==> design.v <==
`timescale 1ns/10ps
module IOTDF( clk, rst, in_en, iot_in, fn_sel, busy, valid, iot_out);
input          clk;
input          rst;
input          in_en;
input  [7:0]   iot_in;
input  [2:0]   fn_sel;
output         busy;
output         valid;
output [127:0] iot_out;
localparam ENCRYPT = 1, DECRYPT = 2, CRC_GEN = 3, TOP2MAX = 4, LAST2MIN = 5;
localparam FUNC_LEFT_1 = 0, FUNC_LEFT_2 = 1, FUNC_RIGHT_1 = 2, FUNC_RIGHT_2 = 3, FUNC_KEEP = 4;
reg [3:0]cnt_read_r, cnt_read_w;  
reg [2:0]cnt_round_r, cnt_round_w;  
reg [1:0]start_output_flag_r, start_output_flag_w;  
reg [2:0] fn_sel_r;
wire [2:0]fn_sel_w = fn_sel;
reg [127:0]iot_in_r, iot_in_w;
reg valid_r;
reg [127:0]iot_out1_r, iot_out1_w;
reg [127:0]iot_out2_r, iot_out2_w;
wire [63:0]IP_out;
wire [31:0]IP_out_L, IP_out_R;
wire [63:0]FP_in, FP_out;
wire [31:0]XOR_out, XOR_in1, XOR_in2;
reg [31:0]MUX_out1_63_32, MUX_out1_31_0;
wire [63:0]MUX_out1_127_64;
wire [55:0]MUX_sub_key_gen_in;
reg [2:0]sub_key_gen_func;
wire [55:0]PC1_out;
wire [47:0]KEY;
wire [55:0]KEY_before_PC2_w, KEY_before_PC2_r;  
wire [2:0]CRC_remainder;
reg [10:0]crc_dividend_in;
reg [127:0]crc_iot_out1_w;
reg Is_in_biggerthan_out1_r, Is_in_biggerthan_out1_w;  
reg Is_in_biggerthan_out2_r, Is_in_biggerthan_out2_w;  
wire Is_in_biggerthan_out1_8b, Is_in_biggerthan_out2_8b;  
wire Is_in_equal_out1_8b, Is_in_equal_out2_8b;  
reg [7:0]cmp_in_in, cmp_in_out1, cmp_in_out2;  
assign busy = 0;
assign valid = valid_r; 
assign iot_out = ((fn_sel_r==TOP2MAX || fn_sel_r==LAST2MIN) && cnt_read_r==1)? iot_out1_r:iot_out2_r;  
always@(*)begin
	cnt_read_w = (in_en)?cnt_read_r + 1'b1:cnt_read_r;
end
always@(posedge clk or posedge rst)begin
	if(rst) cnt_read_r <= 0;
	else cnt_read_r <= cnt_read_w;
end
always@(*)begin
	cnt_round_w = (cnt_read_r==15)? cnt_round_r + 1'b1:cnt_round_r;
end
always@(posedge clk or posedge rst)begin
	if(rst) cnt_round_r <= 0;
	else cnt_round_r <= cnt_round_w;
end
always@(*)begin
	if(start_output_flag_r==0 && cnt_read_r==15)start_output_flag_w = 1;
	else if(start_output_flag_r==1 && cnt_read_r==15)start_output_flag_w = 2;
	else start_output_flag_w = start_output_flag_r;
end
always@(posedge clk or posedge rst)begin
	if(rst) start_output_flag_r <= 0;
	else start_output_flag_r <= start_output_flag_w;
end
always@(posedge clk)begin  
	if(rst)begin end
	else fn_sel_r <= fn_sel_w;
end
always@(posedge clk or posedge rst)begin
	if(rst) valid_r <= 1'b0;
	else if((fn_sel_r==TOP2MAX || fn_sel_r==LAST2MIN))begin
		valid_r <= ((cnt_read_r==0 || cnt_read_r==1) && cnt_round_r==0 && start_output_flag_r == 2);
	end
	else begin
		valid_r <= (cnt_read_r==0 && start_output_flag_r == 2);
	end 
end
always@(posedge clk)begin
	if(rst)begin end
	else iot_in_r <= iot_in_w;
end
always@(*)begin
	iot_out1_w = iot_out1_r;
	if(fn_sel_r==ENCRYPT || fn_sel_r==DECRYPT)begin
		iot_out1_w[63:0] = {MUX_out1_63_32, MUX_out1_31_0};
		iot_out1_w[119:64] = KEY_before_PC2_w;
	end
	else if(fn_sel_r==CRC_GEN)begin
		if(cnt_read_r==0)iot_out1_w = iot_in_r;
		else iot_out1_w = crc_iot_out1_w;
	end
	else begin  
		if(cnt_round_r==1 && cnt_read_r==0)begin  
			iot_out1_w = iot_in_r; 
		end
		else if(cnt_read_r==0)begin  
			if((fn_sel_r==TOP2MAX  &&   Is_in_biggerthan_out1_w &&  Is_in_biggerthan_out2_w)||
			   (fn_sel_r==LAST2MIN && (!Is_in_biggerthan_out1_w)&&(!Is_in_biggerthan_out2_w))) iot_out1_w = iot_in_r;
		end
	end
end
always@(posedge clk)begin
	if(rst)begin end
	else iot_out1_r <= iot_out1_w;
end
always@(*)begin
	iot_out2_w = iot_out2_r;
	if(fn_sel_r==ENCRYPT || fn_sel_r==DECRYPT)begin
		if(cnt_read_r==0)iot_out2_w[63:0] = FP_out;  
		if(cnt_read_r==1)iot_out2_w[127:64] = iot_in_r[127:64];  
	end
	else if(fn_sel_r==CRC_GEN)begin
		if(cnt_read_r==0)iot_out2_w = CRC_remainder; 
	end
	else begin  
		if(cnt_round_r==1 && cnt_read_r==0)begin  
			iot_out2_w = (fn_sel_r==TOP2MAX)? 0:{128{1'b1}};  
		end
		else if(cnt_read_r==0)begin  
			if(fn_sel_r==TOP2MAX && Is_in_biggerthan_out2_w)begin
				if(Is_in_biggerthan_out1_w) iot_out2_w = iot_out1_r;
				else iot_out2_w = iot_in_r;
			end
			if(fn_sel_r==LAST2MIN && !Is_in_biggerthan_out2_w)begin
				if(!Is_in_biggerthan_out1_w) iot_out2_w = iot_out1_r;
				else iot_out2_w = iot_in_r;
			end
		end
	end
end
always@(posedge clk)begin
	if(rst)begin end
	else iot_out2_r <= iot_out2_w;
end
assign IP_out = {iot_in_r[ 6],iot_in_r[14],iot_in_r[22],iot_in_r[30]
			    ,iot_in_r[38],iot_in_r[46],iot_in_r[54],iot_in_r[62]
			    ,iot_in_r[ 4],iot_in_r[12],iot_in_r[20],iot_in_r[28]
			    ,iot_in_r[36],iot_in_r[44],iot_in_r[52],iot_in_r[60]
			    ,iot_in_r[ 2],iot_in_r[10],iot_in_r[18],iot_in_r[26]
			    ,iot_in_r[34],iot_in_r[42],iot_in_r[50],iot_in_r[58]
			    ,iot_in_r[ 0],iot_in_r[ 8],iot_in_r[16],iot_in_r[24]
			    ,iot_in_r[32],iot_in_r[40],iot_in_r[48],iot_in_r[56]
			    ,iot_in_r[ 7],iot_in_r[15],iot_in_r[23],iot_in_r[31]
			    ,iot_in_r[39],iot_in_r[47],iot_in_r[55],iot_in_r[63]
			    ,iot_in_r[ 5],iot_in_r[13],iot_in_r[21],iot_in_r[29]
			    ,iot_in_r[37],iot_in_r[45],iot_in_r[53],iot_in_r[61]
			    ,iot_in_r[ 3],iot_in_r[11],iot_in_r[19],iot_in_r[27]
			    ,iot_in_r[35],iot_in_r[43],iot_in_r[51],iot_in_r[59]
			    ,iot_in_r[ 1],iot_in_r[ 9],iot_in_r[17],iot_in_r[25]
			    ,iot_in_r[33],iot_in_r[41],iot_in_r[49],iot_in_r[57]};
assign 	{IP_out_L, IP_out_R} = IP_out;
assign FP_in = {XOR_out, iot_out1_r[31:0]};
assign FP_out = {FP_in[24],FP_in[56],FP_in[16],FP_in[48]
			    ,FP_in[ 8],FP_in[40],FP_in[ 0],FP_in[32]
			    ,FP_in[25],FP_in[57],FP_in[17],FP_in[49]
			    ,FP_in[ 9],FP_in[41],FP_in[ 1],FP_in[33]
			    ,FP_in[26],FP_in[58],FP_in[18],FP_in[50]
			    ,FP_in[10],FP_in[42],FP_in[ 2],FP_in[34]
			    ,FP_in[27],FP_in[59],FP_in[19],FP_in[51]
			    ,FP_in[11],FP_in[43],FP_in[ 3],FP_in[35]
			    ,FP_in[28],FP_in[60],FP_in[20],FP_in[52]
			    ,FP_in[12],FP_in[44],FP_in[ 4],FP_in[36]
			    ,FP_in[29],FP_in[61],FP_in[21],FP_in[53]
			    ,FP_in[13],FP_in[45],FP_in[ 5],FP_in[37]
			    ,FP_in[30],FP_in[62],FP_in[22],FP_in[54]
			    ,FP_in[14],FP_in[46],FP_in[ 6],FP_in[38]
			    ,FP_in[31],FP_in[63],FP_in[23],FP_in[55]
			    ,FP_in[15],FP_in[47],FP_in[ 7],FP_in[39]};
assign PC1_out = {iot_in_r[ 71],iot_in_r[ 79],iot_in_r[ 87],iot_in_r[95]
				 ,iot_in_r[103],iot_in_r[111],iot_in_r[119],iot_in_r[127]
				 ,iot_in_r[ 70],iot_in_r[ 78],iot_in_r[ 86],iot_in_r[94]
				 ,iot_in_r[102],iot_in_r[110],iot_in_r[118],iot_in_r[126]
				 ,iot_in_r[ 69],iot_in_r[ 77],iot_in_r[ 85],iot_in_r[93]
				 ,iot_in_r[101],iot_in_r[109],iot_in_r[117],iot_in_r[125]
				 ,iot_in_r[ 68],iot_in_r[ 76],iot_in_r[ 84],iot_in_r[92]
				 ,iot_in_r[ 65],iot_in_r[ 73],iot_in_r[ 81],iot_in_r[89]
				 ,iot_in_r[ 97],iot_in_r[105],iot_in_r[113],iot_in_r[121]
				 ,iot_in_r[ 66],iot_in_r[ 74],iot_in_r[ 82],iot_in_r[90]
				 ,iot_in_r[ 98],iot_in_r[106],iot_in_r[114],iot_in_r[122]
				 ,iot_in_r[ 67],iot_in_r[ 75],iot_in_r[ 83],iot_in_r[91]
				 ,iot_in_r[ 99],iot_in_r[107],iot_in_r[115],iot_in_r[123]
				 ,iot_in_r[100],iot_in_r[108],iot_in_r[116],iot_in_r[124]};
assign KEY_before_PC2_r = iot_out1_r[119:64];
assign KEY = {KEY_before_PC2_r[42],KEY_before_PC2_r[39],KEY_before_PC2_r[45],KEY_before_PC2_r[32]			     
			 ,KEY_before_PC2_r[55],KEY_before_PC2_r[51],KEY_before_PC2_r[53],KEY_before_PC2_r[28]			     
			 ,KEY_before_PC2_r[41],KEY_before_PC2_r[50],KEY_before_PC2_r[35],KEY_before_PC2_r[46]			     
			 ,KEY_before_PC2_r[33],KEY_before_PC2_r[37],KEY_before_PC2_r[44],KEY_before_PC2_r[52]			     
			 ,KEY_before_PC2_r[30],KEY_before_PC2_r[48],KEY_before_PC2_r[40],KEY_before_PC2_r[49]			     
			 ,KEY_before_PC2_r[29],KEY_before_PC2_r[36],KEY_before_PC2_r[43],KEY_before_PC2_r[54]			     
			 ,KEY_before_PC2_r[15],KEY_before_PC2_r[ 4],KEY_before_PC2_r[25],KEY_before_PC2_r[19]			     
			 ,KEY_before_PC2_r[ 9],KEY_before_PC2_r[ 1],KEY_before_PC2_r[26],KEY_before_PC2_r[16]			     
			 ,KEY_before_PC2_r[ 5],KEY_before_PC2_r[11],KEY_before_PC2_r[23],KEY_before_PC2_r[ 8]			     
			 ,KEY_before_PC2_r[12],KEY_before_PC2_r[ 7],KEY_before_PC2_r[17],KEY_before_PC2_r[ 0]			     
			 ,KEY_before_PC2_r[22],KEY_before_PC2_r[ 3],KEY_before_PC2_r[10],KEY_before_PC2_r[14]			
			 ,KEY_before_PC2_r[ 6],KEY_before_PC2_r[20],KEY_before_PC2_r[27],KEY_before_PC2_r[24]};
always@(*)begin
	if(fn_sel_r==1)begin  
		if(cnt_read_r==0||cnt_read_r==1||cnt_read_r==8||cnt_read_r==15) sub_key_gen_func = FUNC_LEFT_1;  
		else sub_key_gen_func = FUNC_LEFT_2;  
	end
	else begin  
		if(cnt_read_r==0||cnt_read_r==1||cnt_read_r==8||cnt_read_r==15) sub_key_gen_func = (cnt_read_r==0)? FUNC_KEEP:FUNC_RIGHT_1;  
		else sub_key_gen_func = FUNC_RIGHT_2;  
	end
end
Sub_Key Sub_Key_u(
	.sub_key_in(MUX_sub_key_gen_in),
	.func_in(sub_key_gen_func),
	.sub_key_out(KEY_before_PC2_w));	
F_Function F_Function_u(
.key_in(KEY),
.R_in(iot_out1_r[31:0]),
.F_out(XOR_in2));
assign XOR_in1 = iot_out1_r[63:32];
assign XOR_out = XOR_in1 ^ XOR_in2;
assign MUX_sub_key_gen_in = (cnt_read_r==0)? PC1_out:KEY_before_PC2_r;
always@(*)begin
	if(cnt_read_r==0)MUX_out1_63_32 = IP_out_L;
	else MUX_out1_63_32 = iot_out1_r[31:0];
end
always@(*)begin
	if(cnt_read_r==0)MUX_out1_31_0 = IP_out_R;
	else MUX_out1_31_0 = XOR_out;
end
CRC_Gen CRC_Gen_u(
.crc_dividend_in(crc_dividend_in),  
.crc_remainder_out(CRC_remainder));
always@(*)begin
	Is_in_biggerthan_out1_w = (Is_in_equal_out1_8b)? Is_in_biggerthan_out1_r:Is_in_biggerthan_out1_8b;
	Is_in_biggerthan_out2_w = (Is_in_equal_out2_8b)? Is_in_biggerthan_out2_r:Is_in_biggerthan_out2_8b;
end
always@(posedge clk)begin
	if(rst)begin end
	else begin
		Is_in_biggerthan_out1_r <= Is_in_biggerthan_out1_w;
		Is_in_biggerthan_out2_r <= Is_in_biggerthan_out2_w;
	end
end
always@(*)begin
	iot_in_w = iot_in_r;
	crc_iot_out1_w = iot_out1_r;
	case(cnt_read_r)
	1:begin
		cmp_in_in   =   iot_in_r[7:0];
		cmp_in_out1 = iot_out1_r[7:0];
		cmp_in_out2 = iot_out2_r[7:0];
		iot_in_w[15:8] = iot_in;
		crc_dividend_in = iot_out1_r[127:117];
		crc_iot_out1_w[119:117] = CRC_remainder;
	end
	2:begin
		cmp_in_in   =   iot_in_r[15:8];
		cmp_in_out1 = iot_out1_r[15:8];
		cmp_in_out2 = iot_out2_r[15:8];
		iot_in_w[23:16] = iot_in;
		crc_dividend_in = iot_out1_r[119:109];
		crc_iot_out1_w[111:109] = CRC_remainder;
	end
	3:begin
		cmp_in_in   =   iot_in_r[23:16];
		cmp_in_out1 = iot_out1_r[23:16];
		cmp_in_out2 = iot_out2_r[23:16];
		iot_in_w[31:24] = iot_in;
		crc_dividend_in = iot_out1_r[111:101];
		crc_iot_out1_w[103:101] = CRC_remainder;
	end
	4:begin
		cmp_in_in   =   iot_in_r[31:24];
		cmp_in_out1 = iot_out1_r[31:24];
		cmp_in_out2 = iot_out2_r[31:24];
		iot_in_w[39:32] = iot_in;
		crc_dividend_in = iot_out1_r[103:93];
		crc_iot_out1_w[95:93] = CRC_remainder;
	end
	5:begin
		cmp_in_in   =   iot_in_r[39:32];
		cmp_in_out1 = iot_out1_r[39:32];
		cmp_in_out2 = iot_out2_r[39:32];
		iot_in_w[47:40] = iot_in;
		crc_dividend_in = iot_out1_r[95:85];
		crc_iot_out1_w[87:85] = CRC_remainder;
	end
	6:begin
		cmp_in_in   =   iot_in_r[47:40];
		cmp_in_out1 = iot_out1_r[47:40];
		cmp_in_out2 = iot_out2_r[47:40];
		iot_in_w[55:48] = iot_in;
		crc_dividend_in = iot_out1_r[87:77];
		crc_iot_out1_w[79:77] = CRC_remainder;
	end
	7:begin
		cmp_in_in   =   iot_in_r[55:48];
		cmp_in_out1 = iot_out1_r[55:48];
		cmp_in_out2 = iot_out2_r[55:48];
		iot_in_w[63:56] = iot_in;
		crc_dividend_in = iot_out1_r[79:69];
		crc_iot_out1_w[71:69] = CRC_remainder;
	end
	8:begin
		cmp_in_in   =   iot_in_r[63:56];
		cmp_in_out1 = iot_out1_r[63:56];
		cmp_in_out2 = iot_out2_r[63:56];
		iot_in_w[71:64] = iot_in;
		crc_dividend_in = iot_out1_r[71:61];
		crc_iot_out1_w[63:61] = CRC_remainder;
	end
	9:begin
		cmp_in_in   =   iot_in_r[71:64];
		cmp_in_out1 = iot_out1_r[71:64];
		cmp_in_out2 = iot_out2_r[71:64];
		iot_in_w[79:72] = iot_in;
		crc_dividend_in = iot_out1_r[63:53];
		crc_iot_out1_w[55:53] = CRC_remainder;
	end
	10:begin
		cmp_in_in   =   iot_in_r[79:72];
		cmp_in_out1 = iot_out1_r[79:72];
		cmp_in_out2 = iot_out2_r[79:72];
		iot_in_w[87:80] = iot_in;
		crc_dividend_in = iot_out1_r[55:45];
		crc_iot_out1_w[47:45] = CRC_remainder;
	end
	11:begin
		cmp_in_in   =   iot_in_r[87:80];
		cmp_in_out1 = iot_out1_r[87:80];
		cmp_in_out2 = iot_out2_r[87:80];
		iot_in_w[95:88] = iot_in;
		crc_dividend_in = iot_out1_r[47:37];
		crc_iot_out1_w[39:37] = CRC_remainder;
	end
	12:begin
		cmp_in_in   =   iot_in_r[95:88];
		cmp_in_out1 = iot_out1_r[95:88];
		cmp_in_out2 = iot_out2_r[95:88];
		iot_in_w[103:96] = iot_in;
		crc_dividend_in = iot_out1_r[39:29];
		crc_iot_out1_w[31:29] = CRC_remainder;
	end
	13:begin
		cmp_in_in   =   iot_in_r[103:96];
		cmp_in_out1 = iot_out1_r[103:96];
		cmp_in_out2 = iot_out2_r[103:96];
		iot_in_w[111:104] = iot_in;
		crc_dividend_in = iot_out1_r[31:21];
		crc_iot_out1_w[23:21] = CRC_remainder;
	end
	14:begin
		cmp_in_in   =   iot_in_r[111:104];
		cmp_in_out1 = iot_out1_r[111:104];
		cmp_in_out2 = iot_out2_r[111:104];
		iot_in_w[119:112] = iot_in;
		crc_dividend_in = iot_out1_r[23:13];
		crc_iot_out1_w[15:13] = CRC_remainder;
	end
	15:begin
		cmp_in_in   =   iot_in_r[119:112];
		cmp_in_out1 = iot_out1_r[119:112];
		cmp_in_out2 = iot_out2_r[119:112];
		iot_in_w[127:120] = iot_in;
		crc_dividend_in = iot_out1_r[15:5];
		crc_iot_out1_w[7:5] = CRC_remainder;
	end
	0:begin
		cmp_in_in   =   iot_in_r[127:120];
		cmp_in_out1 = iot_out1_r[127:120];
		cmp_in_out2 = iot_out2_r[127:120];
		iot_in_w[7:0] = iot_in;
		crc_dividend_in = {iot_out1_r[7:0], 3'b0};
	end
	endcase
end
assign Is_in_biggerthan_out1_8b = (cmp_in_in > cmp_in_out1);
assign Is_in_biggerthan_out2_8b = (cmp_in_in > cmp_in_out2);
assign Is_in_equal_out1_8b = (cmp_in_in == cmp_in_out1);
assign Is_in_equal_out2_8b = (cmp_in_in == cmp_in_out2);
endmodule
module F_Function(
input   [47:0] key_in,
input   [31:0] R_in,
output  [31:0] F_out);
wire [47:0]expansion_out = {R_in[ 0],R_in[31],R_in[30],R_in[29]
						   ,R_in[28],R_in[27],R_in[28],R_in[27]
						   ,R_in[26],R_in[25],R_in[24],R_in[23]
						   ,R_in[24],R_in[23],R_in[22],R_in[21]
						   ,R_in[20],R_in[19],R_in[20],R_in[19]
						   ,R_in[18],R_in[17],R_in[16],R_in[15]
						   ,R_in[16],R_in[15],R_in[14],R_in[13]
						   ,R_in[12],R_in[11],R_in[12],R_in[11]
						   ,R_in[10],R_in[ 9],R_in[ 8],R_in[ 7]
						   ,R_in[ 8],R_in[ 7],R_in[ 6],R_in[ 5]
						   ,R_in[ 4],R_in[ 3],R_in[ 4],R_in[ 3]
						   ,R_in[ 2],R_in[ 1],R_in[ 0],R_in[31]};
wire [47:0]xor_out = key_in ^ expansion_out;
wire [5:0]S1_in = xor_out[47:42];
wire [5:0]S2_in = xor_out[41:36];
wire [5:0]S3_in = xor_out[35:30];
wire [5:0]S4_in = xor_out[29:24];
wire [5:0]S5_in = xor_out[23:18];
wire [5:0]S6_in = xor_out[17:12];
wire [5:0]S7_in = xor_out[11: 6];
wire [5:0]S8_in = xor_out[ 5: 0];
reg [3:0]S1_out;
reg [3:0]S2_out;
reg [3:0]S3_out;
reg [3:0]S4_out;
reg [3:0]S5_out;
reg [3:0]S6_out;
reg [3:0]S7_out;
reg [3:0]S8_out;
always@(*)begin
	case({S1_in[5], S1_in[0]})
		2'b00:begin
			case(S1_in[4:1])
				4'b0000: S1_out = 14;
				4'b0001: S1_out = 4;
				4'b0010: S1_out = 13;
				4'b0011: S1_out = 1;
				4'b0100: S1_out = 2;
				4'b0101: S1_out = 15;
				4'b0110: S1_out = 11;
				4'b0111: S1_out = 8;
				4'b1000: S1_out = 3;
				4'b1001: S1_out = 10;
				4'b1010: S1_out = 6;
				4'b1011: S1_out = 12;
				4'b1100: S1_out = 5;
				4'b1101: S1_out = 9;
				4'b1110: S1_out = 0;
				4'b1111: S1_out = 7;
			endcase
		end
		2'b01:begin
			case(S1_in[4:1])
				4'b0000: S1_out = 0;
				4'b0001: S1_out = 15;
				4'b0010: S1_out = 7;
				4'b0011: S1_out = 4;
				4'b0100: S1_out = 14;
				4'b0101: S1_out = 2;
				4'b0110: S1_out = 13;
				4'b0111: S1_out = 1;
				4'b1000: S1_out = 10;
				4'b1001: S1_out = 6;
				4'b1010: S1_out = 12;
				4'b1011: S1_out = 11;
				4'b1100: S1_out = 9;
				4'b1101: S1_out = 5;
				4'b1110: S1_out = 3;
				4'b1111: S1_out = 8;
			endcase
		end
		2'b10:begin
			case(S1_in[4:1])
				4'b0000: S1_out = 4;
				4'b0001: S1_out = 1;
				4'b0010: S1_out = 14;
				4'b0011: S1_out = 8;
				4'b0100: S1_out = 13;
				4'b0101: S1_out = 6;
				4'b0110: S1_out = 2;
				4'b0111: S1_out = 11;
				4'b1000: S1_out = 15;
				4'b1001: S1_out = 12;
				4'b1010: S1_out = 9;
				4'b1011: S1_out = 7;
				4'b1100: S1_out = 3;
				4'b1101: S1_out = 10;
				4'b1110: S1_out = 5;
				4'b1111: S1_out = 0;
			endcase
		end
		2'b11:begin
			case(S1_in[4:1])
				4'b0000: S1_out = 15;
				4'b0001: S1_out = 12;
				4'b0010: S1_out = 8;
				4'b0011: S1_out = 2;
				4'b0100: S1_out = 4;
				4'b0101: S1_out = 9;
				4'b0110: S1_out = 1;
				4'b0111: S1_out = 7;
				4'b1000: S1_out = 5;
				4'b1001: S1_out = 11;
				4'b1010: S1_out = 3;
				4'b1011: S1_out = 14;
				4'b1100: S1_out = 10;
				4'b1101: S1_out = 0;
				4'b1110: S1_out = 6;
				4'b1111: S1_out = 13;
			endcase
		end
	endcase
end
always@(*)begin
	case({S2_in[5], S2_in[0]})
		2'b00:begin
			case(S2_in[4:1])
				4'b0000: S2_out = 15;
				4'b0001: S2_out = 1;
				4'b0010: S2_out = 8;
				4'b0011: S2_out = 14;
				4'b0100: S2_out = 6;
				4'b0101: S2_out = 11;
				4'b0110: S2_out = 3;
				4'b0111: S2_out = 4;
				4'b1000: S2_out = 9;
				4'b1001: S2_out = 7;
				4'b1010: S2_out = 2;
				4'b1011: S2_out = 13;
				4'b1100: S2_out = 12;
				4'b1101: S2_out = 0;
				4'b1110: S2_out = 5;
				4'b1111: S2_out = 10;
			endcase
		end
		2'b01:begin
			case(S2_in[4:1])
				4'b0000: S2_out = 3;
				4'b0001: S2_out = 13;
				4'b0010: S2_out = 4;
				4'b0011: S2_out = 7;
				4'b0100: S2_out = 15;
				4'b0101: S2_out = 2;
				4'b0110: S2_out = 8;
				4'b0111: S2_out = 14;
				4'b1000: S2_out = 12;
				4'b1001: S2_out = 0;
				4'b1010: S2_out = 1;
				4'b1011: S2_out = 10;
				4'b1100: S2_out = 6;
				4'b1101: S2_out = 9;
				4'b1110: S2_out = 11;
				4'b1111: S2_out = 5;
			endcase
		end
		2'b10:begin
			case(S2_in[4:1])
				4'b0000: S2_out = 0;
				4'b0001: S2_out = 14;
				4'b0010: S2_out = 7;
				4'b0011: S2_out = 11;
				4'b0100: S2_out = 10;
				4'b0101: S2_out = 4;
				4'b0110: S2_out = 13;
				4'b0111: S2_out = 1;
				4'b1000: S2_out = 5;
				4'b1001: S2_out = 8;
				4'b1010: S2_out = 12;
				4'b1011: S2_out = 6;
				4'b1100: S2_out = 9;
				4'b1101: S2_out = 3;
				4'b1110: S2_out = 2;
				4'b1111: S2_out = 15;
			endcase
		end
		2'b11:begin
			case(S2_in[4:1])
				4'b0000: S2_out = 13;
				4'b0001: S2_out = 8;
				4'b0010: S2_out = 10;
				4'b0011: S2_out = 1;
				4'b0100: S2_out = 3;
				4'b0101: S2_out = 15;
				4'b0110: S2_out = 4;
				4'b0111: S2_out = 2;
				4'b1000: S2_out = 11;
				4'b1001: S2_out = 6;
				4'b1010: S2_out = 7;
				4'b1011: S2_out = 12;
				4'b1100: S2_out = 0;
				4'b1101: S2_out = 5;
				4'b1110: S2_out = 14;
				4'b1111: S2_out = 9;
			endcase
		end
	endcase
end
always@(*)begin
	case({S3_in[5], S3_in[0]})
		2'b00:begin
			case(S3_in[4:1])
				4'b0000: S3_out = 10;
				4'b0001: S3_out = 0;
				4'b0010: S3_out = 9;
				4'b0011: S3_out = 14;
				4'b0100: S3_out = 6;
				4'b0101: S3_out = 3;
				4'b0110: S3_out = 15;
				4'b0111: S3_out = 5;
				4'b1000: S3_out = 1;
				4'b1001: S3_out = 13;
				4'b1010: S3_out = 12;
				4'b1011: S3_out = 7;
				4'b1100: S3_out = 11;
				4'b1101: S3_out = 4;
				4'b1110: S3_out = 2;
				4'b1111: S3_out = 8;
			endcase
		end
		2'b01:begin
			case(S3_in[4:1])
				4'b0000: S3_out = 13;
				4'b0001: S3_out = 7;
				4'b0010: S3_out = 0;
				4'b0011: S3_out = 9;
				4'b0100: S3_out = 3;
				4'b0101: S3_out = 4;
				4'b0110: S3_out = 6;
				4'b0111: S3_out = 10;
				4'b1000: S3_out = 2;
				4'b1001: S3_out = 8;
				4'b1010: S3_out = 5;
				4'b1011: S3_out = 14;
				4'b1100: S3_out = 12;
				4'b1101: S3_out = 11;
				4'b1110: S3_out = 15;
				4'b1111: S3_out = 1;
			endcase
		end
		2'b10:begin
			case(S3_in[4:1])
				4'b0000: S3_out = 13;
				4'b0001: S3_out = 6;
				4'b0010: S3_out = 4;
				4'b0011: S3_out = 9;
				4'b0100: S3_out = 8;
				4'b0101: S3_out = 15;
				4'b0110: S3_out = 3;
				4'b0111: S3_out = 0;
				4'b1000: S3_out = 11;
				4'b1001: S3_out = 1;
				4'b1010: S3_out = 2;
				4'b1011: S3_out = 12;
				4'b1100: S3_out = 5;
				4'b1101: S3_out = 10;
				4'b1110: S3_out = 14;
				4'b1111: S3_out = 7;
			endcase
		end
		2'b11:begin
			case(S3_in[4:1])
				4'b0000: S3_out = 1;
				4'b0001: S3_out = 10;
				4'b0010: S3_out = 13;
				4'b0011: S3_out = 0;
				4'b0100: S3_out = 6;
				4'b0101: S3_out = 9;
				4'b0110: S3_out = 8;
				4'b0111: S3_out = 7;
				4'b1000: S3_out = 4;
				4'b1001: S3_out = 15;
				4'b1010: S3_out = 14;
				4'b1011: S3_out = 3;
				4'b1100: S3_out = 11;
				4'b1101: S3_out = 5;
				4'b1110: S3_out = 2;
				4'b1111: S3_out = 12;
			endcase
		end
	endcase
end
always@(*)begin
	case({S4_in[5], S4_in[0]})
		2'b00:begin
			case(S4_in[4:1])
				4'b0000: S4_out = 7;
				4'b0001: S4_out = 13;
				4'b0010: S4_out = 14;
				4'b0011: S4_out = 3;
				4'b0100: S4_out = 0;
				4'b0101: S4_out = 6;
				4'b0110: S4_out = 9;
				4'b0111: S4_out = 10;
				4'b1000: S4_out = 1;
				4'b1001: S4_out = 2;
				4'b1010: S4_out = 8;
				4'b1011: S4_out = 5;
				4'b1100: S4_out = 11;
				4'b1101: S4_out = 12;
				4'b1110: S4_out = 4;
				4'b1111: S4_out = 15;
			endcase
		end
		2'b01:begin
			case(S4_in[4:1])
				4'b0000: S4_out = 13;
				4'b0001: S4_out = 8;
				4'b0010: S4_out = 11;
				4'b0011: S4_out = 5;
				4'b0100: S4_out = 6;
				4'b0101: S4_out = 15;
				4'b0110: S4_out = 0;
				4'b0111: S4_out = 3;
				4'b1000: S4_out = 4;
				4'b1001: S4_out = 7;
				4'b1010: S4_out = 2;
				4'b1011: S4_out = 12;
				4'b1100: S4_out = 1;
				4'b1101: S4_out = 10;
				4'b1110: S4_out = 14;
				4'b1111: S4_out = 9;
			endcase
		end
		2'b10:begin
			case(S4_in[4:1])
				4'b0000: S4_out = 10;
				4'b0001: S4_out = 6;
				4'b0010: S4_out = 9;
				4'b0011: S4_out = 0;
				4'b0100: S4_out = 12;
				4'b0101: S4_out = 11;
				4'b0110: S4_out = 7;
				4'b0111: S4_out = 13;
				4'b1000: S4_out = 15;
				4'b1001: S4_out = 1;
				4'b1010: S4_out = 3;
				4'b1011: S4_out = 14;
				4'b1100: S4_out = 5;
				4'b1101: S4_out = 2;
				4'b1110: S4_out = 8;
				4'b1111: S4_out = 4;
			endcase
		end
		2'b11:begin
			case(S4_in[4:1])
				4'b0000: S4_out = 3;
				4'b0001: S4_out = 15;
				4'b0010: S4_out = 0;
				4'b0011: S4_out = 6;
				4'b0100: S4_out = 10;
				4'b0101: S4_out = 1;
				4'b0110: S4_out = 13;
				4'b0111: S4_out = 8;
				4'b1000: S4_out = 9;
				4'b1001: S4_out = 4;
				4'b1010: S4_out = 5;
				4'b1011: S4_out = 11;
				4'b1100: S4_out = 12;
				4'b1101: S4_out = 7;
				4'b1110: S4_out = 2;
				4'b1111: S4_out = 14;
			endcase
		end
	endcase
end
always@(*)begin
	case({S5_in[5], S5_in[0]})
		2'b00:begin
			case(S5_in[4:1])
				4'b0000: S5_out = 2;
				4'b0001: S5_out = 12;
				4'b0010: S5_out = 4;
				4'b0011: S5_out = 1;
				4'b0100: S5_out = 7;
				4'b0101: S5_out = 10;
				4'b0110: S5_out = 11;
				4'b0111: S5_out = 6;
				4'b1000: S5_out = 8;
				4'b1001: S5_out = 5;
				4'b1010: S5_out = 3;
				4'b1011: S5_out = 15;
				4'b1100: S5_out = 13;
				4'b1101: S5_out = 0;
				4'b1110: S5_out = 14;
				4'b1111: S5_out = 9;
			endcase
		end
		2'b01:begin
			case(S5_in[4:1])
				4'b0000: S5_out = 14;
				4'b0001: S5_out = 11;
				4'b0010: S5_out = 2;
				4'b0011: S5_out = 12;
				4'b0100: S5_out = 4;
				4'b0101: S5_out = 7;
				4'b0110: S5_out = 13;
				4'b0111: S5_out = 1;
				4'b1000: S5_out = 5;
				4'b1001: S5_out = 0;
				4'b1010: S5_out = 15;
				4'b1011: S5_out = 10;
				4'b1100: S5_out = 3;
				4'b1101: S5_out = 9;
				4'b1110: S5_out = 8;
				4'b1111: S5_out = 6;
			endcase
		end
		2'b10:begin
			case(S5_in[4:1])
				4'b0000: S5_out = 4;
				4'b0001: S5_out = 2;
				4'b0010: S5_out = 1;
				4'b0011: S5_out = 11;
				4'b0100: S5_out = 10;
				4'b0101: S5_out = 13;
				4'b0110: S5_out = 7;
				4'b0111: S5_out = 8;
				4'b1000: S5_out = 15;
				4'b1001: S5_out = 9;
				4'b1010: S5_out = 12;
				4'b1011: S5_out = 5;
				4'b1100: S5_out = 6;
				4'b1101: S5_out = 3;
				4'b1110: S5_out = 0;
				4'b1111: S5_out = 14;
			endcase
		end
		2'b11:begin
			case(S5_in[4:1])
				4'b0000: S5_out = 11;
				4'b0001: S5_out = 8;
				4'b0010: S5_out = 12;
				4'b0011: S5_out = 7;
				4'b0100: S5_out = 1;
				4'b0101: S5_out = 14;
				4'b0110: S5_out = 2;
				4'b0111: S5_out = 13;
				4'b1000: S5_out = 6;
				4'b1001: S5_out = 15;
				4'b1010: S5_out = 0;
				4'b1011: S5_out = 9;
				4'b1100: S5_out = 10;
				4'b1101: S5_out = 4;
				4'b1110: S5_out = 5;
				4'b1111: S5_out = 3;
			endcase
		end
	endcase
end
always@(*)begin
	case({S6_in[5], S6_in[0]})
		2'b00:begin
			case(S6_in[4:1])
				4'b0000: S6_out = 12;
				4'b0001: S6_out = 1;
				4'b0010: S6_out = 10;
				4'b0011: S6_out = 15;
				4'b0100: S6_out = 9;
				4'b0101: S6_out = 2;
				4'b0110: S6_out = 6;
				4'b0111: S6_out = 8;
				4'b1000: S6_out = 0;
				4'b1001: S6_out = 13;
				4'b1010: S6_out = 3;
				4'b1011: S6_out = 4;
				4'b1100: S6_out = 14;
				4'b1101: S6_out = 7;
				4'b1110: S6_out = 5;
				4'b1111: S6_out = 11;
			endcase
		end
		2'b01:begin
			case(S6_in[4:1])
				4'b0000: S6_out = 10;
				4'b0001: S6_out = 15;
				4'b0010: S6_out = 4;
				4'b0011: S6_out = 2;
				4'b0100: S6_out = 7;
				4'b0101: S6_out = 12;
				4'b0110: S6_out = 9;
				4'b0111: S6_out = 5;
				4'b1000: S6_out = 6;
				4'b1001: S6_out = 1;
				4'b1010: S6_out = 13;
				4'b1011: S6_out = 14;
				4'b1100: S6_out = 0;
				4'b1101: S6_out = 11;
				4'b1110: S6_out = 3;
				4'b1111: S6_out = 8;
			endcase
		end
		2'b10:begin
			case(S6_in[4:1])
				4'b0000: S6_out = 9;
				4'b0001: S6_out = 14;
				4'b0010: S6_out = 15;
				4'b0011: S6_out = 5;
				4'b0100: S6_out = 2;
				4'b0101: S6_out = 8;
				4'b0110: S6_out = 12;
				4'b0111: S6_out = 3;
				4'b1000: S6_out = 7;
				4'b1001: S6_out = 0;
				4'b1010: S6_out = 4;
				4'b1011: S6_out = 10;
				4'b1100: S6_out = 1;
				4'b1101: S6_out = 13;
				4'b1110: S6_out = 11;
				4'b1111: S6_out = 6;
			endcase
		end
		2'b11:begin
			case(S6_in[4:1])
				4'b0000: S6_out = 4;
				4'b0001: S6_out = 3;
				4'b0010: S6_out = 2;
				4'b0011: S6_out = 12;
				4'b0100: S6_out = 9;
				4'b0101: S6_out = 5;
				4'b0110: S6_out = 15;
				4'b0111: S6_out = 10;
				4'b1000: S6_out = 11;
				4'b1001: S6_out = 14;
				4'b1010: S6_out = 1;
				4'b1011: S6_out = 7;
				4'b1100: S6_out = 6;
				4'b1101: S6_out = 0;
				4'b1110: S6_out = 8;
				4'b1111: S6_out = 13;
			endcase
		end
	endcase
end
always@(*)begin
	case({S7_in[5], S7_in[0]})
		2'b00:begin
			case(S7_in[4:1])
				4'b0000: S7_out = 4;
				4'b0001: S7_out = 11;
				4'b0010: S7_out = 2;
				4'b0011: S7_out = 14;
				4'b0100: S7_out = 15;
				4'b0101: S7_out = 0;
				4'b0110: S7_out = 8;
				4'b0111: S7_out = 13;
				4'b1000: S7_out = 3;
				4'b1001: S7_out = 12;
				4'b1010: S7_out = 9;
				4'b1011: S7_out = 7;
				4'b1100: S7_out = 5;
				4'b1101: S7_out = 10;
				4'b1110: S7_out = 6;
				4'b1111: S7_out = 1;
			endcase
		end
		2'b01:begin
			case(S7_in[4:1])
				4'b0000: S7_out = 13;
				4'b0001: S7_out = 0;
				4'b0010: S7_out = 11;
				4'b0011: S7_out = 7;
				4'b0100: S7_out = 4;
				4'b0101: S7_out = 9;
				4'b0110: S7_out = 1;
				4'b0111: S7_out = 10;
				4'b1000: S7_out = 14;
				4'b1001: S7_out = 3;
				4'b1010: S7_out = 5;
				4'b1011: S7_out = 12;
				4'b1100: S7_out = 2;
				4'b1101: S7_out = 15;
				4'b1110: S7_out = 8;
				4'b1111: S7_out = 6;
			endcase
		end
		2'b10:begin
			case(S7_in[4:1])
				4'b0000: S7_out = 1;
				4'b0001: S7_out = 4;
				4'b0010: S7_out = 11;
				4'b0011: S7_out = 13;
				4'b0100: S7_out = 12;
				4'b0101: S7_out = 3;
				4'b0110: S7_out = 7;
				4'b0111: S7_out = 14;
				4'b1000: S7_out = 10;
				4'b1001: S7_out = 15;
				4'b1010: S7_out = 6;
				4'b1011: S7_out = 8;
				4'b1100: S7_out = 0;
				4'b1101: S7_out = 5;
				4'b1110: S7_out = 9;
				4'b1111: S7_out = 2;
			endcase
		end
		2'b11:begin
			case(S7_in[4:1])
				4'b0000: S7_out = 6;
				4'b0001: S7_out = 11;
				4'b0010: S7_out = 13;
				4'b0011: S7_out = 8;
				4'b0100: S7_out = 1;
				4'b0101: S7_out = 4;
				4'b0110: S7_out = 10;
				4'b0111: S7_out = 7;
				4'b1000: S7_out = 9;
				4'b1001: S7_out = 5;
				4'b1010: S7_out = 0;
				4'b1011: S7_out = 15;
				4'b1100: S7_out = 14;
				4'b1101: S7_out = 2;
				4'b1110: S7_out = 3;
				4'b1111: S7_out = 12;
			endcase
		end
	endcase
end
always@(*)begin
	case({S8_in[5], S8_in[0]})
		2'b00:begin
			case(S8_in[4:1])
				4'b0000: S8_out = 13;
				4'b0001: S8_out = 2;
				4'b0010: S8_out = 8;
				4'b0011: S8_out = 4;
				4'b0100: S8_out = 6;
				4'b0101: S8_out = 15;
				4'b0110: S8_out = 11;
				4'b0111: S8_out = 1;
				4'b1000: S8_out = 10;
				4'b1001: S8_out = 9;
				4'b1010: S8_out = 3;
				4'b1011: S8_out = 14;
				4'b1100: S8_out = 5;
				4'b1101: S8_out = 0;
				4'b1110: S8_out = 12;
				4'b1111: S8_out = 7;
			endcase
		end
		2'b01:begin
			case(S8_in[4:1])
				4'b0000: S8_out = 1;
				4'b0001: S8_out = 15;
				4'b0010: S8_out = 13;
				4'b0011: S8_out = 8;
				4'b0100: S8_out = 10;
				4'b0101: S8_out = 3;
				4'b0110: S8_out = 7;
				4'b0111: S8_out = 4;
				4'b1000: S8_out = 12;
				4'b1001: S8_out = 5;
				4'b1010: S8_out = 6;
				4'b1011: S8_out = 11;
				4'b1100: S8_out = 0;
				4'b1101: S8_out = 14;
				4'b1110: S8_out = 9;
				4'b1111: S8_out = 2;
			endcase
		end
		2'b10:begin
			case(S8_in[4:1])
				4'b0000: S8_out = 7;
				4'b0001: S8_out = 11;
				4'b0010: S8_out = 4;
				4'b0011: S8_out = 1;
				4'b0100: S8_out = 9;
				4'b0101: S8_out = 12;
				4'b0110: S8_out = 14;
				4'b0111: S8_out = 2;
				4'b1000: S8_out = 0;
				4'b1001: S8_out = 6;
				4'b1010: S8_out = 10;
				4'b1011: S8_out = 13;
				4'b1100: S8_out = 15;
				4'b1101: S8_out = 3;
				4'b1110: S8_out = 5;
				4'b1111: S8_out = 8;
			endcase
		end
		2'b11:begin
			case(S8_in[4:1])
				4'b0000: S8_out = 2;
				4'b0001: S8_out = 1;
				4'b0010: S8_out = 14;
				4'b0011: S8_out = 7;
				4'b0100: S8_out = 4;
				4'b0101: S8_out = 10;
				4'b0110: S8_out = 8;
				4'b0111: S8_out = 13;
				4'b1000: S8_out = 15;
				4'b1001: S8_out = 12;
				4'b1010: S8_out = 9;
				4'b1011: S8_out = 0;
				4'b1100: S8_out = 3;
				4'b1101: S8_out = 5;
				4'b1110: S8_out = 6;
				4'b1111: S8_out = 11;
			endcase
		end
	endcase
end
wire [31:0]P_in = {S1_out,S2_out,S3_out,S4_out,S5_out,S6_out,S7_out,S8_out};
assign F_out = {P_in[16],P_in[25],P_in[12],P_in[11]
			   ,P_in[ 3],P_in[20],P_in[ 4],P_in[15]
			   ,P_in[31],P_in[17],P_in[ 9],P_in[ 6]
			   ,P_in[27],P_in[14],P_in[ 1],P_in[22]
			   ,P_in[30],P_in[24],P_in[ 8],P_in[18]
			   ,P_in[ 0],P_in[ 5],P_in[29],P_in[23]
			   ,P_in[13],P_in[19],P_in[ 2],P_in[26]
			   ,P_in[10],P_in[21],P_in[28],P_in[ 7]};
endmodule
module Sub_Key(
input   [55:0] sub_key_in,
input   [2:0] func_in,
output  reg[55:0] sub_key_out);
localparam FUNC_LEFT_1 = 0, FUNC_LEFT_2 = 1, FUNC_RIGHT_1 = 2, FUNC_RIGHT_2 = 3, FUNC_KEEP = 4;
wire [27:0]sub_key_in_msb = sub_key_in[55:28];
wire [27:0]sub_key_in_lsb = sub_key_in[27:0];
wire [27:0]sub_key_in_msb_left_1 = {sub_key_in_msb[26:0], sub_key_in_msb[27]};
wire [27:0]sub_key_in_lsb_left_1 = {sub_key_in_lsb[26:0], sub_key_in_lsb[27]};
wire [27:0]sub_key_in_msb_left_2 = {sub_key_in_msb[25:0], sub_key_in_msb[27:26]};
wire [27:0]sub_key_in_lsb_left_2 = {sub_key_in_lsb[25:0], sub_key_in_lsb[27:26]};
wire [27:0]sub_key_in_msb_right_1 = {sub_key_in_msb[0], sub_key_in_msb[27:1]};
wire [27:0]sub_key_in_lsb_right_1 = {sub_key_in_lsb[0], sub_key_in_lsb[27:1]};
wire [27:0]sub_key_in_msb_right_2 = {sub_key_in_msb[1:0], sub_key_in_msb[27:2]};
wire [27:0]sub_key_in_lsb_right_2 = {sub_key_in_lsb[1:0], sub_key_in_lsb[27:2]};
always@(*)begin
	case(func_in)
		FUNC_LEFT_1: sub_key_out = {sub_key_in_msb_left_1, sub_key_in_lsb_left_1};
		FUNC_LEFT_2: sub_key_out = {sub_key_in_msb_left_2, sub_key_in_lsb_left_2};
		FUNC_RIGHT_1: sub_key_out = {sub_key_in_msb_right_1, sub_key_in_lsb_right_1};
		FUNC_RIGHT_2: sub_key_out = {sub_key_in_msb_right_2, sub_key_in_lsb_right_2};
		FUNC_KEEP: sub_key_out = sub_key_in;
		default: sub_key_out = sub_key_in;
	endcase
end
endmodule
module CRC_Gen(
input   [10:0] crc_dividend_in,
output   [2:0] crc_remainder_out);
assign crc_remainder_out[2] =  crc_dividend_in[9] ^ crc_dividend_in[8] ^ crc_dividend_in[6] ^ crc_dividend_in[5] ^ crc_dividend_in[3] ^ crc_dividend_in[2];
assign crc_remainder_out[1] =  crc_dividend_in[10] ^ crc_dividend_in[9] ^ crc_dividend_in[7] ^ crc_dividend_in[6] ^ crc_dividend_in[4] ^ crc_dividend_in[3] ^ crc_dividend_in[1];
assign crc_remainder_out[0] =  crc_dividend_in[0];
endmodule
==> run.sh <==
#!/bin/bash
# the make line also repeats each setting of config.mk as NAME=value (left out here)
make -C /OpenROAD-flow-scripts/flow DESIGN_CONFIG=/design/flow/config.mk WORK_HOME=/design/flow/orfs CLKGATE_MAP_FILE= finish
==> config.mk <==
export PLATFORM = sky130hd
export DESIGN_NAME = IOTDF
export DESIGN_NICKNAME = IOTDF
export VERILOG_FILES = /design/flow/design.v
export SDC_FILE = /design/flow/constraint.sdc
export NUM_CORES = 4
export LEC_CHECK = 0
export ABC_AREA = 1
export CAP_MARGIN = 20
export CORE_MARGIN = 2
export CORE_UTILIZATION = 72
export CTS_CLUSTER_DIAMETER = 373
export CTS_CLUSTER_SIZE = 98
export PLACE_DENSITY = 0.4
export SETUP_SLACK_MARGIN = 1.09
export SLEW_MARGIN = 20
export TNS_END_PERCENT = 10
==> constraint.sdc <==
create_clock -name core_clock -period 3.66 [get_ports {clk}]
set_input_delay 0.7320 -clock core_clock [delete_from_list [all_inputs] [get_ports {clk}]]
set_output_delay 0.7320 -clock core_clock [all_outputs]
set_load 0.01 [all_outputs]
==> results of run 1 <==
-- per-stage QoR --
| stage | cells | TNS [ps] | setup slack (ps) |
|---|---|---|---|
| CTS | 5296 | -266880 | -833.2 |
| detailed placement | 5236 | -354120 | -1156 |
| floorplan | 4157 | -398880 | -1883 |
| global placement | 5236 | -277060 | -915.0 |
-- timing repair --
action | 4_1_cts
hold buffers | 0
pin swaps | 25
endpoints found under the setup margin | 754
setup buffers | 36
gates resized | 264
gates cloned | 12
-- routing by layer --
metal	GRT usage (%)	overflow
met1	95.20	245
met2	106.0	718
met3	93.12	230
met4	99.78	354
met5	84.76	34
==> reports/metrics.cfg, run 1 <==
[synth]
ys.flop_type=edfxtp_1
ys_seq_share_pct=38.82
logic_family=AND-OR/OR-AND gates
ys_sh_adder_pct=3.412
async_flop_share_pct=2.750
synth_area_per_cell_um2=7.410
muxShareOfSynthArea_pct=0.2193
synthTopCellsByCount=851 x nand2_1, 502 x o21ai_0, 437 x inv_1
yosys.area.top_type=edfxtp_1
fp_nets=4255
yosys_warnings=3
syn-cell-area_mm2=0.03080
yosys-stat-area_mm2=0.03080
yosys.area_share.aoi_pct=26.06
simple_gate_share_pct=19.98
area_leaders=edfxtp_1 38%, nand2_1 10%, o21ai_0 8.2%, o22ai_1 5.5%, inv_1 5.3%
synth_flop_count=400
yosysCellCount=4157
synth-edff-count=389
xor_share_pct=2.271
yosys.cell_types.count=60
synth_cells=4157
top_cell_area_share_pct=37.92
synth_top_cell_by_count=nand2_1

[clocking]
cts_buffers=8
root_buffer=clkbuf_16
htreeDepth=1
clock-sinks=400
cts_buffer_depth=3

[place]
portBuffers=142
hpwlAfterDp_um=132000
gp_congestion=1.552
place_area_mm2=0.03772

[floorplan]
chipArea_mm2=0.04446
num_rows=75
design.core.area_mm2=0.04213
fp.dieH_um=210.8
initial_core_util_pct=73.11
die_x_um=210.8
io_pins=144

[run_status]
haltStage=global routing
error=[ERROR GRT-0116] Global routing finished with congestion. Check the congestion regions in the DRC Viewer.
status=stopped before the end

[grt]
grt_usage_pct=98.14
gr-total-overflow=1581

==> run 2: changes to the inputs <==
- CORE_MARGIN: 2 -> 10
- CORE_UTILIZATION: 72 -> 30
- CTS_CLUSTER_DIAMETER: 373 -> 195
- CTS_CLUSTER_SIZE: 98 -> default
- MAX_ROUTING_LAYER: default -> met4
- PLACE_DENSITY: 0.4 -> 0.51
- SETUP_SLACK_MARGIN: 1.09 -> 0.1
- SLEW_MARGIN: 20 -> 30
- TNS_END_PERCENT: 10 -> 70
- clock period: 3.66 -> 6.55 ns (I/O delays scaled with it)
==> reports/metrics.cfg, run 2 <==
[run_status]
status=finished clean

[floorplan]
fp.dieH_um=340.4
design.core.area_mm2=0.1019
die_x_um=340.4
io_pins=144
chipArea_mm2=0.1159
initial_core_util_pct=30.23
num_rows=117

[synth]
yosys_warnings=3
synth_area_per_cell_um2=7.410
ys_seq_share_pct=38.82
ys_sh_adder_pct=3.412
area_leaders=edfxtp_1 38%, nand2_1 10%, o21ai_0 8.2%, o22ai_1 5.5%, inv_1 5.3%
ys.flop_type=edfxtp_1
fp_nets=4255
logic_family=AND-OR/OR-AND gates
synth_top_cell_by_count=nand2_1
yosys.area.top_type=edfxtp_1
yosys-stat-area_mm2=0.03080
synth_cells=4157
synthTopCellsByCount=851 x nand2_1, 502 x o21ai_0, 437 x inv_1
muxShareOfSynthArea_pct=0.2193
async_flop_share_pct=2.750
synth-edff-count=389
syn-cell-area_mm2=0.03080
yosys.cell_types.count=60
xor_share_pct=2.271
yosys.area_share.aoi_pct=26.06
top_cell_area_share_pct=37.92
synth_flop_count=400
yosysCellCount=4157
simple_gate_share_pct=19.98

[critical_path]
cp.depth=26
worst_path_max_delay_cell=nor2_2
worst-path-buf-inv=8
crit_family=simple AND/OR/NAND/NOR gates
reg2reg_to=iot_out1_r[4]$_DFFE_PP_
path_class=flip-flop to flip-flop
critPathMaxStageDelay_ps=710
r2r-start=cnt_read_r[0]$_DFFE_PP0P_
cp-startpoint=cnt_read_r[0]$_DFFE_PP0P_
regToRegSetupSlack_ps=250
end_kind=flip-flop
worstRegToRegCells=26
crit_path_max_fanout=40
path_common_cell=nand2_1
required_ps=6860
critPathLaunchType=flip-flop
arrival_ps=6610
endpoint=iot_out1_r[4]$_DFFE_PP_

[job]
warnings=84
drv.max_cap_violation_count=0

[hold_path]
hold_start=start_output_flag_r[0]$_DFF_PP1_
hold_path_class=flip-flop to flip-flop
min_delay_worst_endpoint=start_output_flag_r[0]$_DFF_PP1_
hold_path_depth=2

[grt]
grt_usage_pct=34.19
gr-total-overflow=0
grt_start_max_net_pins=76
antenna_found_initial=10
grt_pass1_wl_um=271500
first_global_vias=31750

[final_timing]
skew_ps=48.78
relSlewSlack_pct=21.27
rsz0062_at_grt=false
period_used_pct=96.20
finalCriticalPeriod_ps=6301
tns_ps=0
fmax_mhz=158.7
setup_violations=0
worstMarginPinSlew_ps=1169
layout_setup_ws_ps=248.8
finalHoldViolations=0
drv_slew=0

[clocking]
cts_setup_buffers=0
clk-insertion-delay-late_ps=670
ctsHoldBuffers=0
cts_buffers=48
clk_pin_slew_worst_paths_ps=80
cts_resized=0
cts_buffer_depth=3
htreeDepth=2
clock-sinks=400
root_buffer=clkbuf_16
cts_tree=yes

[routing]
post_drt_wl_per_cell_um=35.87
vias_per_cell=6.286
drt-initial-drc-count=6363
firstDrtPassIters=9
via_count=35740
drc_errors=0
routed_wl_um=204000
ant_nets=0

[cells_and_area]
fin_cells=5686
finalInstanceArea_mm2=0.03622
nets=4364
area_growth_pct=17.58

[place]
place_area_mm2=0.03468
dp.cells=5584
portBuffers=142
post-place-ws_ps=548.3
gp_congestion=1.078
hpwlAfterDp_um=153100

## run 2: stage by stage
| stage | hold WS [ps] | utilization (%) |
|---|---|---|
| after floorplan | 440.2 | - |
| after global placement | 451.9 | 34.02 |
| after detailed placement | 454.4 | 34.03 |
| after CTS | 464.5 | 35.49 |
| after global routing | 480.4 | 35.53 |
| final | 464.0 | 35.55 |
## run 2: metal layers
metal	track usage (%)	part of all wire, %	vias up	routed length, um
met5	-	0	-	0
met1	43.28	38	17080	77940
met4	20.19	7.4	0	15070
met3	11.93	14	681	29410
li1	-	-	14900	-
met2	46.30	40	3080	81530
## run 2: cell type report
cell class / instances / area (um^2)
fill: 10940 / 65670
tap: 1368 / 1712
sequential: 400 / 11960
timing repair buffer: 347 / 3138
clock buffer: 56 / 1231
clock inverter: 31 / 256.5
inverter: 452 / 1705
multi-input combinational: 3017 / 16180
antenna: 15 / 37.54
==> run 3: changes to the inputs <==
- CAP_MARGIN: 20 -> 0
- CELL_PAD_IN_SITES_DETAIL_PLACEMENT: default -> 0
- CORE_ASPECT_RATIO: default -> 1.14
- CORE_MARGIN: 10 -> 2
- CORE_UTILIZATION: 30 -> 45
- CTS_CLUSTER_DIAMETER: 195 -> 336
- CTS_CLUSTER_SIZE: default -> 62
- HOLD_SLACK_MARGIN: default -> 0.3
- PLACE_DENSITY: 0.51 -> default
- PLACE_DENSITY_LB_ADDON: default -> 0.19
- SETUP_SLACK_MARGIN: 0.1 -> 0.99
- SLEW_MARGIN: 30 -> 20
- TNS_END_PERCENT: 70 -> 15
- clock period: 6.55 -> 3.44 ns (I/O delays scaled with it)
==> reports/metrics.cfg, run 3 <==
[floorplan]
chipArea_mm2=0.07057
fp.dieH_um=283.4
initial_core_util_pct=45.37
design.core.area_mm2=0.06790
die_x_um=249.0
num_rows=102
io_pins=144

[synth]
yosys.cell_types.count=60
yosys_warnings=3
yosys.area_share.aoi_pct=26.06
top_cell_area_share_pct=37.92
xor_share_pct=2.271
ys_sh_adder_pct=3.412
simple_gate_share_pct=19.98
synth_area_per_cell_um2=7.410
synth_cells=4157
async_flop_share_pct=2.750
ys.flop_type=edfxtp_1
synthTopCellsByCount=851 x nand2_1, 502 x o21ai_0, 437 x inv_1
yosys.area.top_type=edfxtp_1
fp_nets=4255
yosysCellCount=4157
ys_seq_share_pct=38.82
muxShareOfSynthArea_pct=0.2193
syn-cell-area_mm2=0.03080
logic_family=AND-OR/OR-AND gates
yosys-stat-area_mm2=0.03080
area_leaders=edfxtp_1 38%, nand2_1 10%, o21ai_0 8.2%, o22ai_1 5.5%, inv_1 5.3%
synth_top_cell_by_count=nand2_1
synth-edff-count=389
synth_flop_count=400

[grt]
antenna_found_initial=16
first_global_vias=36910
grt_pass1_wl_um=277300
grt_usage_pct=57.20
grt_start_max_net_pins=122
gr-total-overflow=0

[place]
place_area_mm2=0.04085
portBuffers=142
dp.cells=5911
hpwlAfterDp_um=156200
gp_congestion=1.221

[clocking]
clock-sinks=400
htreeDepth=1
root_buffer=clkbuf_16
cts_buffers=10
cts_buffer_depth=3

[run_status]
error=[ERROR DRT-0255] Maze Route cannot find path of net iot_out[10] in worker of routeBox ( 241500 96600 ) ( 249045 144900 ).
haltStage=detailed routing
status=stopped before the end

[final_timing]
grt-worst-endpoint=iot_out1_r[34]$_DFFE_PP_/DE
worst_path_end_type=sequential cell input

[run 3: metrics by stage]
stage	utilization, %	setup TNS (ps)	setup slack (ps)
after detailed placement	60.16	-677650	-1917
after global placement	60.16	-668330	-1932
after global routing	63.43	-710850	-1770
after CTS	62.07	-548580	-1413
after floorplan	-	-483360	-2103
[run 3: timing repair]
| action | 4_1_cts | 5_1_grt |
|---|---|---|
| hold buffers | 0 | 0 |
| setup endpoints to repair | 763 | 771 |
| pin swaps | 14 | 38 |
| cloned | 15 | 4 |
| buffers inserted | 23 | 14 |
| gates resized | 74 | 205 |
[run 3: metal layers]
metal / track usage [%]
met5: -
met4: 55.47
met3: 22.07
met2: 79.81
met1: 61.38
==> run 4: changes to the inputs <==
- ABC_AREA: 1 -> 0
- CAP_MARGIN: 0 -> 20
- CELL_PAD_IN_SITES_DETAIL_PLACEMENT: 0 -> 1
- CELL_PAD_IN_SITES_GLOBAL_PLACEMENT: default -> 2
- CORE_ASPECT_RATIO: 1.14 -> default
- CORE_MARGIN: 2 -> 4
- CORE_UTILIZATION: 45 -> 66
- CTS_CLUSTER_DIAMETER: 336 -> 115
- CTS_CLUSTER_SIZE: 62 -> default
- GPL_ROUTABILITY_DRIVEN: default -> 0
- GPL_TIMING_DRIVEN: default -> 1
- HOLD_SLACK_MARGIN: 0.3 -> default
- MAX_ROUTING_LAYER: met4 -> default
- PLACE_DENSITY_LB_ADDON: 0.19 -> default
- SETUP_SLACK_MARGIN: 0.99 -> -0.91
- TNS_END_PERCENT: 15 -> 60
- clock period: 3.44 -> 9.34 ns (I/O delays scaled with it)
==> reports/metrics.cfg, run 4 <==
[synth]
yosys-stat-area_mm2=0.03121
synthTopCellsByCount=389 x edfxtp_1, 329 x nand2_1, 301 x clkbuf_1
top_cell_area_share_pct=37.43
muxShareOfSynthArea_pct=9.133
xor_share_pct=4.009
area_leaders=edfxtp_1 37%, mux2_2 5.0%, o21ai_0 4.0%, nand2_1 4.0%, a21oi_1 3.8%
fp_nets=3464
synth_cells=3366
yosys.area.top_type=edfxtp_1
ys_sh_adder_pct=3.432
ys.flop_type=edfxtp_1
simple_gate_share_pct=12.93
yosys.area_share.aoi_pct=26.50
synth_top_cell_by_count=edfxtp_1
yosysCellCount=3366
syn-cell-area_mm2=0.03121
yosys_warnings=3
synth-edff-count=389
yosys.cell_types.count=85
ys_seq_share_pct=38.32
synth_flop_count=400
logic_family=AND-OR/OR-AND gates
async_flop_share_pct=2.750
synth_area_per_cell_um2=9.272

[run_status]
haltStage=global placement without I/O
status=stopped before the end
error=[ERROR GPL-0301] Utilization 118.659 % exceeds 100%.

[floorplan]
fp.dieH_um=225.5
num_rows=79
die_x_um=225.5
initial_core_util_pct=66.89
design.core.area_mm2=0.04665
chipArea_mm2=0.05083

==> run 5: changes to the inputs <==
- CAP_MARGIN: 20 -> 0
- CELL_PAD_IN_SITES_DETAIL_PLACEMENT: 1 -> 0
- CELL_PAD_IN_SITES_GLOBAL_PLACEMENT: 2 -> default
- CORE_ASPECT_RATIO: default -> 1.92
- CORE_MARGIN: 4 -> 2
- CORE_UTILIZATION: 66 -> 57
- CTS_CLUSTER_DIAMETER: 115 -> 319
- GPL_ROUTABILITY_DRIVEN: 0 -> default
- GPL_TIMING_DRIVEN: 1 -> default
- HOLD_SLACK_MARGIN: default -> -0.07
- MAX_ROUTING_LAYER: default -> met4
- SETUP_SLACK_MARGIN: -0.91 -> default
- TNS_END_PERCENT: 60 -> 75
- clock period: 9.34 -> 1.5 ns (I/O delays scaled with it)
==> reports/metrics.cfg, run 5 <==
[synth]
yosys-stat-area_mm2=0.03121
yosysCellCount=3366
ys_seq_share_pct=38.32
logic_family=AND-OR/OR-AND gates
synthTopCellsByCount=389 x edfxtp_1, 329 x nand2_1, 301 x clkbuf_1
ys_sh_adder_pct=3.432
simple_gate_share_pct=12.93
synth-edff-count=389
synth_flop_count=400
async_flop_share_pct=2.750
synth_cells=3366
yosys.area_share.aoi_pct=26.50
xor_share_pct=4.009
synth_top_cell_by_count=edfxtp_1
yosys.cell_types.count=85
area_leaders=edfxtp_1 37%, mux2_2 5.0%, o21ai_0 4.0%, nand2_1 4.0%, a21oi_1 3.8%
ys.flop_type=edfxtp_1
yosys.area.top_type=edfxtp_1
synth_area_per_cell_um2=9.272
yosys_warnings=3
syn-cell-area_mm2=0.03121
muxShareOfSynthArea_pct=9.133
top_cell_area_share_pct=37.43
fp_nets=3464

[floorplan]
io_pins=144
initial_core_util_pct=57.75
chipArea_mm2=0.05674
die_x_um=172.9
design.core.area_mm2=0.05404
num_rows=118
fp.dieH_um=328.2

[place]
portBuffers=142
gp_congestion=1.594
place_area_mm2=0.04203
hpwlAfterDp_um=151900

[clocking]
htreeDepth=2
cts_buffers=38
clock-sinks=400
root_buffer=clkbuf_16
cts_buffer_depth=3

[grt]
grt_usage_pct=85.73
gr-total-overflow=2299

[run_status]
error=[ERROR GRT-0116] Global routing finished with congestion. Check the congestion regions in the DRC Viewer.
status=stopped before the end
haltStage=global routing

run 5: per-stage QoR:
stage / setup slack [ps] / std cells / TNS (ps)
floorplan: -3866 / 3366 / -1674850
global placement: -3855 / 4900 / -1945920
detailed placement: -3884 / 4900 / -1969290
CTS: -3479 / 5041 / -1947550
run 5: layer usage:
layer  global-route usage, %  overflow
met1                   79.13        50
met3                   64.98        65
met5                       -         -
met4                   87.21       498
met2                   108.2      1686
run 5: what timing repair did:
item / CTS
endpoints found under the setup margin: 778
resized: 189
buffers inserted: 46
hold buffers: 0
pin swaps: 114
cloned: 26
==> run 6: changes to the inputs <==
- CORE_UTILIZATION: 57 -> 22
- CTS_CLUSTER_DIAMETER: 319 -> default
- HOLD_SLACK_MARGIN: -0.07 -> -0.06
- PLACE_DENSITY_LB_ADDON: default -> 0.19
- clock period: 1.5 -> 3.44 ns (I/O delays scaled with it)
==> reports/metrics.cfg, run 6 <==
[run_status]
status=failed layout checks
check.faults=setup timing

[synth]
yosys-stat-area_mm2=0.03121
synth-edff-count=389
yosys.cell_types.count=85
logic_family=AND-OR/OR-AND gates
xor_share_pct=4.009
async_flop_share_pct=2.750
ys_sh_adder_pct=3.432
syn-cell-area_mm2=0.03121
muxShareOfSynthArea_pct=9.133
synth_flop_count=400
synth_area_per_cell_um2=9.272
yosysCellCount=3366
yosys_warnings=3
top_cell_area_share_pct=37.43
area_leaders=edfxtp_1 37%, mux2_2 5.0%, o21ai_0 4.0%, nand2_1 4.0%, a21oi_1 3.8%
yosys.area.top_type=edfxtp_1
synthTopCellsByCount=389 x edfxtp_1, 329 x nand2_1, 301 x clkbuf_1
ys.flop_type=edfxtp_1
synth_cells=3366
fp_nets=3464
ys_seq_share_pct=38.32
simple_gate_share_pct=12.93
synth_top_cell_by_count=edfxtp_1
yosys.area_share.aoi_pct=26.50

[critical_path]
worst-path-buf-inv=6
r2r-start=cnt_read_r[1]$_DFFE_PP0P_
worst_path_max_delay_cell=nand4_1
crit_path_max_fanout=6
arrival_ps=5800
cp.depth=21
critPathMaxStageDelay_ps=620
crit_family=AND-OR/OR-AND gates
reg2reg_to=iot_out1_r[16]$_DFFE_PP_
cp-startpoint=cnt_read_r[1]$_DFFE_PP0P_
required_ps=3820
worstRegToRegCells=21
critPathLaunchType=flip-flop
endpoint=iot_out1_r[16]$_DFFE_PP_
cp_cell_sequence=buf_6 -> ha_4 -> and3_4 -> buf_12 -> a222oi_1 -> buf_4 -> and3_4 -> nand4_1 -> buf_4 -> o21ai_2 -> ha_2 -> a21o_1 -> a21o_1 -> a21oi_4 -> a21o_4 -> nor4_4 -> o21ai_2 -> a311o_2 -> nand2_8 -> buf_12 -> clkbuf_16
end_kind=flip-flop
regToRegSetupSlack_ps=-1980
path_class=flip-flop to flip-flop

[final_timing]
drv_slew=0
setup_violations=568
rsz0062_at_grt=true
fmax_mhz=184.5
period_used_pct=157.5
finalHoldViolations=0
finalCriticalPeriod_ps=5419
skew_ps=33.33
hold_slack_ps=487.1
tns_ps=-842710
relSlewSlack_pct=13.85
layout_setup_ws_ps=-1979
worstMarginPinSlew_ps=1283

[routing]
ant_nets=0
via_count=36900
post_drt_wl_per_cell_um=44.79
vias_per_cell=5.952
drt-initial-drc-count=4328
routed_wl_um=277600
firstDrtPassIters=27
drc_errors=0

[clocking]
cts_buffer_depth=3
cts_tree=yes
clk_pin_slew_worst_paths_ps=70
clock-sinks=400
root_buffer=clkbuf_16
ctsHoldBuffers=0
clk-insertion-delay-late_ps=670
cts_buffers=42
htreeDepth=2

[place]
portBuffers=142
place_area_mm2=0.04322
hpwlAfterDp_um=216300
dp.cells=6010
gp_congestion=1.101

[job]
warnings=89
drv.max_cap_violation_count=0

[cells_and_area]
fin_cells=6199
finalInstanceArea_mm2=0.04698
area_growth_pct=50.53
nets=4401
final-comb-area_mm2=0.01928
nFillCells=14690
flop_area_mm2=0.01196

[grt]
grt_pass1_wl_um=352900
antenna_found_initial=26
grt_start_max_net_pins=61
gr-total-overflow=0
first_global_vias=35850
grt_usage_pct=38.18

[floorplan]
die_x_um=275.8
design.core.area_mm2=0.1410
initial_core_util_pct=22.13
fp.dieH_um=525.9
num_rows=191
io_pins=144
chipArea_mm2=0.1450

[hold_path]
hold_path_depth=2
hold_path_class=flip-flop to flip-flop

-- run 6: layout make-up --
cell class | count | share of cell area (%)
Tap cell | 1833 | 4.882
Timing Repair Buffer | 1284 | 25.13
Multi-Input combinational cell | 2524 | 41.04
Clock buffer | 47 | 2.277
Inverter | 51 | 0.4075
Sequential cell | 400 | 25.46
Antenna cell | 31 | 0.1651
Clock inverter | 29 | 0.6339
-- run 6: routing by layer --
layer,share of wire (%),GRT usage (%),routed length [um]
met1,32,36.40,88000
met2,48,61.50,133000
met3,6.5,7.404,17950
met4,14,40.95,38710
met5,0,-,0
-- run 6: through the flow --
stage	utilization [%]	setup WS, ps
2_1_floorplan	-	-1926
3_3_place_gp	30.65	-2050
3_5_place_dp	30.65	-2033
4_1_cts	32.38	-1483
5_1_grt	33.31	-1869
6_report	33.32	-1979
-- run 6: what timing repair did --
| action | in CTS | in global routing |
|---|---|---|
| setup buffers | 43 | 30 |
| pin swaps | 44 | 80 |
| resized | 130 | 151 |
| setup endpoints to repair | 609 | 591 |
| gates cloned | 5 | 14 |
